## alpha
## agc_ref_correction
module agc_ref_correction(
	input signed [11:0] ip_data, 
	input ip_clock,
	input ip_reset, 
	output [11:0] op_data
);
Size in the first run: about 2,200 cells after synthesis, ~460 flip-flops, ~26 I/O pins.
clock: 6.04 ns
lec_check: 0
cap_margin: 20
core_margin: 2
core_utilization: 70
place_density: 0.6
slew_margin: 20
run.sh (not shown) runs the stock make flow with config.mk's settings and CLKGATE_MAP_FILE=.
Finished, but not clean: alpha, with setup timing.
Changes in beta relative to alpha:
- changing CORE_UTILIZATION from 70 to 72
- changing PLACE_DENSITY from 0.6 to 0.79
- setting SETUP_SLACK_MARGIN to 0.22 for the first time
- setting CTS_CLUSTER_SIZE to 43 for the first time
- changing the clock period (ns, I/O delays scaled along) from 6.04 to 7.83
==> results <==
beta completed every stage of the flow, and the final layout passed the timing, DRC and antenna checks.
Row wire length of the first global-routing pass: beta lower / alpha higher
Share of cell area taken by flip-flops and latches was higher in beta than in alpha.
Changes observed in beta relative to alpha: pre-CTS worst setup slack went up 1.56 ns; non-clock buffer share of cell area went down 3.4 points; core area went down 2.7%; post-layout worst setup margin went up 1.46 ns; overall routed net length went down 1.0 mm.
Going from alpha to beta, core utilization shrinks by 0.88 points.
beta ends up with a number of nets in the final layout that is 4.6% lower than in alpha.
--- input diff beta..gamma ---
- a change of CORE_UTILIZATION from 72 to 53
- a deleted CTS_CLUSTER_SIZE that had been 43
- a change of PLACE_DENSITY from 0.79 to 0.6
- a deleted SETUP_SLACK_MARGIN that had been 0.22
- a change of the clock period (ns, I/O delays scaled along) from 7.83 to 7.98
--- outcome ---
gamma vs beta — routability-driven placement congestion ratio dropped by a few percent. The flow did not stop early for gamma: all stages ran, and the layout cleared the timing, DRC and antenna checks. beta: done, clean on timing, DRC and antenna. Diff beta -> gamma: initial antenna violation count neither gained nor lost much, area growth from synthesis to layout now larger, die outline height went up by 16%, initial standard-cell utilization of the core went down 19 points.

========
agc_ref_correction again, from the RTL that the note above started with.
Design agc_ref_correction, start of the top module:
module agc_ref_correction(
	input signed [11:0] ip_data, 
	input ip_clock,
	input ip_reset, 
	output [11:0] op_data
);
Settings: LEC_CHECK=0, CAP_MARGIN=15, CELL_PAD_IN_SITES_DETAIL_PLACEMENT=2, CELL_PAD_IN_SITES_GLOBAL_PLACEMENT=2, CORE_MARGIN=4, CORE_UTILIZATION=40, CTS_CLUSTER_SIZE=37, GPL_TIMING_DRIVEN=0, MAX_ROUTING_LAYER=met5, PLACE_DENSITY_LB_ADDON=0.29, SLEW_MARGIN=10; clock period 10.0 ns.
The starting point produced a clean layout.
Then changed:
- CAP_MARGIN: 15 -> 20
- CELL_PAD_IN_SITES_DETAIL_PLACEMENT: 2 -> not set
- CELL_PAD_IN_SITES_GLOBAL_PLACEMENT: 2 -> not set
- CORE_MARGIN: 4 -> 2
- CORE_UTILIZATION: 40 -> 67
- CTS_CLUSTER_SIZE: 37 -> not set
- GPL_TIMING_DRIVEN: 0 -> not set
- MAX_ROUTING_LAYER: met5 -> not set
- PLACE_DENSITY: not set -> 0.6
- PLACE_DENSITY_LB_ADDON: 0.29 -> not set
- SLEW_MARGIN: 10 -> 20
- clock period: 10.0 -> 7.19 ns (I/O delays scaled with it)
After rerunning: The new run reached the layout checks and failed them: negative setup slack; routed wire length decreases by 22%; design area decreases by 0.73%; global-route usage increases by 7.3 points; via count decreases by 2.4%; worst hold slack is about the same; count of clock-buffer cells in the layout decreases by 3; die size decreases by 42%; flip-flop count does not change; setup slack got worse by 1900 ps; core utilization increases by 30 points.
Then changed:
- CORE_UTILIZATION: 67 -> 50
- CTS_CLUSTER_SIZE: not set -> 43
- PLACE_DENSITY: 0.6 -> not set
- SETUP_SLACK_MARGIN: not set -> 0.07
- clock period: 7.19 -> 5.28 ns (I/O delays scaled with it)
Result: The new run completed, yet does not pass: negative setup slack; die size grows by a quarter to a third; area after synthesis stays the same; core utilization decreases by 16 points.

========
Starting RTL as in the previous note.
make LEC_CHECK=0 ABC_AREA=1 CAP_MARGIN=20 CELL_PAD_IN_SITES_DETAIL_PLACEMENT=0 CORE_ASPECT_RATIO=0.57 CORE_MARGIN=2 CORE_UTILIZATION=71 PLACE_DENSITY=0.41 SLEW_MARGIN=20 TNS_END_PERCENT=100 finish   # period 4.47 ns
The starting point produced a layout that fails on negative setup slack.
Edit:
==> flow/config.mk (replaced) <==
export PLATFORM = sky130hd
export DESIGN_NAME = agc_ref_correction
export DESIGN_NICKNAME = agc_ref_correction
export VERILOG_FILES = /design/flow/design.v
export SDC_FILE = /design/flow/constraint.sdc
export NUM_CORES = 4
export LEC_CHECK = 0
export CAP_MARGIN = 20
export CORE_MARGIN = 2
export CORE_UTILIZATION = 44
export PLACE_DENSITY = 0.6
export SLEW_MARGIN = 20
==> flow/constraint.sdc (replaced) <==
create_clock -name core_clock -period 5.67 [get_ports {ip_clock}]
set_input_delay 1.1340 -clock core_clock [delete_from_list [all_inputs] [get_ports {ip_clock}]]
set_output_delay 1.1340 -clock core_clock [all_outputs]
set_load 0.01 [all_outputs]
What happened:
- The new run finished but failed the layout checks on negative setup slack
- design area drops by 5.8%
- die size climbs by 54%
- sequential share of layout area rose by 2.0 points
- via count came out lower by 18%
- critical path depth is higher by 4
- hold slack gets better by 16 ps
- clock skew rises by 17 ps
- clock-buffer cell count is higher by 19
- utilization goes down by 34 points
Edit:
--- a/flow/config.mk
+++ b/flow/config.mk
@@ -7,6 +7,8 @@
 export LEC_CHECK = 0
+export ABC_AREA = 1
 export CAP_MARGIN = 20
 export CORE_MARGIN = 2
-export CORE_UTILIZATION = 44
-export PLACE_DENSITY = 0.6
+export CORE_UTILIZATION = 72
+export PLACE_DENSITY_LB_ADDON = 0.01
+export SETUP_SLACK_MARGIN = 1.88
 export SLEW_MARGIN = 20
==> flow/constraint.sdc (replaced) <==
create_clock -name core_clock -period 7.19 [get_ports {ip_clock}]
set_input_delay 1.4380 -clock core_clock [delete_from_list [all_inputs] [get_ports {ip_clock}]]
set_output_delay 1.4380 -clock core_clock [all_outputs]
set_load 0.01 [all_outputs]
=> Now the flow ran to the end with no violations; fmax is higher by 7.8%; register-to-register slack gains 2000 ps; first-iteration DRC count is higher by 69%; global-route usage increases by 13 points; setup slack gets better by 2000 ps; flip-flop count is unchanged.
Edit:
--- a/flow/config.mk
+++ b/flow/config.mk
@@ -11,4 +11,7 @@
 export CORE_UTILIZATION = 72
+export CTS_CLUSTER_SIZE = 72
+export GPL_ROUTABILITY_DRIVEN = 0
+export HOLD_SLACK_MARGIN = 0.3
 export PLACE_DENSITY_LB_ADDON = 0.01
-export SETUP_SLACK_MARGIN = 1.88
+export SETUP_SLACK_MARGIN = -0.21
 export SLEW_MARGIN = 20
==> flow/constraint.sdc (replaced) <==
create_clock -name core_clock -period 4.44 [get_ports {ip_clock}]
set_input_delay 0.8880 -clock core_clock [delete_from_list [all_inputs] [get_ports {ip_clock}]]
set_output_delay 0.8880 -clock core_clock [all_outputs]
set_load 0.01 [all_outputs]
After rerunning:
- This time the run finished but failed the layout checks on negative setup slack
- setup slack degrades by 3000 ps
- fmax came out lower by 3.5%
- first-iteration DRC count is higher by 37%
- non-clock buffer count rose by 215
- utilization came out higher by 5.8 points
- final area increases by 7.0%
- die size stays the same

========
Starting RTL as in the previous note.
Settings: LEC_CHECK=0, CAP_MARGIN=20, CORE_MARGIN=2, CORE_UTILIZATION=61, SETUP_SLACK_MARGIN=0.07, SLEW_MARGIN=20; clock period 5.28 ns.
The baseline finished but fails on negative setup slack.
Change:
ABC_AREA = 1   (was unset)
CORE_UTILIZATION = 72   (was 61)
CTS_CLUSTER_SIZE = 14   (was unset)
PLACE_DENSITY_LB_ADDON = 0.08   (was unset)
SETUP_SLACK_MARGIN = unset   (was 0.07)
clock period = 6.0 ns   (was 5.28 ns; I/O delays follow)
The changed run produced a layout that fails on negative setup slack.
Worst setup slack improves by 1.3 ns.
Cell area climbs by 0.53%.
First-iteration DRC count rises by about 33%.
Register-to-register slack improved by 1.3 ns.
Change:
CTS_CLUSTER_DIAMETER = 366   (was unset)
SETUP_SLACK_MARGIN = 1.71   (was unset)
The new run completed, yet does not pass: negative setup slack.
Global-route usage fell by 0.33 points.
Cell area rose slightly.
Worst setup slack gains 0.019 ns.
Synthesized area stays the same.
Routed wire length rose slightly.
Change:
CTS_CLUSTER_DIAMETER = unset   (was 366)
CTS_CLUSTER_SIZE = unset   (was 14)
GPL_ROUTABILITY_DRIVEN = 0   (was unset)
PLACE_DENSITY_LB_ADDON = 0.01   (was 0.08)
SETUP_SLACK_MARGIN = 1.29   (was 1.71)
clock period = 4.44 ns   (was 6.0 ns; I/O delays follow)
What happened:
- The changed run completed, yet does not pass: negative setup slack
- worst setup slack is worse by 1.7 ns
- synthesized cell count stays the same
- critical path depth stays the same
- utilization came out higher by 4.5 points
- die size is unchanged
- flip-flop count stays the same
- routed wire length came out higher by 15%
- first-iteration DRC count came out higher by 22%

========
agc_ref_correction again, from the RTL that the note above started with.
clock: 6.01 ns
lec_check: 0
abc_area: 0
cap_margin: 20
cell_pad_in_sites_detail_placement: 0
core_aspect_ratio: 0.57
core_margin: 2
core_utilization: 71
place_density: 0.65
setup_slack_margin: 1.42
slew_margin: 20
tns_end_percent: 10
The first run reached the layout checks and failed them: setup timing.
Rerun with:
- ABC_AREA: 0 -> 1
- CELL_PAD_IN_SITES_DETAIL_PLACEMENT: 0 -> default
- CORE_ASPECT_RATIO: 0.57 -> default
- CORE_UTILIZATION: 71 -> 72
- PLACE_DENSITY: 0.65 -> default
- PLACE_DENSITY_LB_ADDON: default -> 0.01
- SETUP_SLACK_MARGIN: 1.42 -> default
- TNS_END_PERCENT: 10 -> default
- clock period: 6.01 -> 6.24 ns (I/O delays scaled with it)
After rerunning:
- The new run finished but failed the layout checks on setup timing
- flip-flop count stays the same
- cell area increases by 4.9%
- setup slack improves by 960 ps
Rerun with:
- CTS_CLUSTER_SIZE: default -> 72
- SETUP_SLACK_MARGIN: default -> 1.78
- clock period: 6.24 -> 7.33 ns (I/O delays scaled with it)
Result: With this change the flow produced a clean layout; worst setup slack is better by 990 ps; cell count went down by 2.5%; final area came out lower by 2.8%; routed wire length decreases by 7.2%; core utilization came out lower by 2.3 points; synthesized area does not change.
Rerun with:
- ABC_AREA: 1 -> default
- CORE_UTILIZATION: 72 -> 40
- CTS_CLUSTER_SIZE: 72 -> default
- PLACE_DENSITY: default -> 0.6
- PLACE_DENSITY_LB_ADDON: 0.01 -> default
- SETUP_SLACK_MARGIN: 1.78 -> default
- clock period: 7.33 -> 10.0 ns (I/O delays scaled with it)
Effect:
- non-clock buffer count fell by 22
- synthesized cell count went down by 14%
- flip-flop count does not change
- cell count increases by 1.0%
- sequential share of layout area goes up by 1.3 points
Rerun with:
- CAP_MARGIN: 20 -> 0
- CORE_MARGIN: 2 -> 6
- GPL_TIMING_DRIVEN: default -> 0
- MAX_ROUTING_LAYER: default -> met4
- PLACE_DENSITY: 0.6 -> default
- PLACE_DENSITY_LB_ADDON: default -> 0.08
=> Die area is higher by 6.0%. Global-route usage is lower by 0.57 points. Sequential share of layout area is lower by 0.35 points. Worst setup slack loses 130 ps.
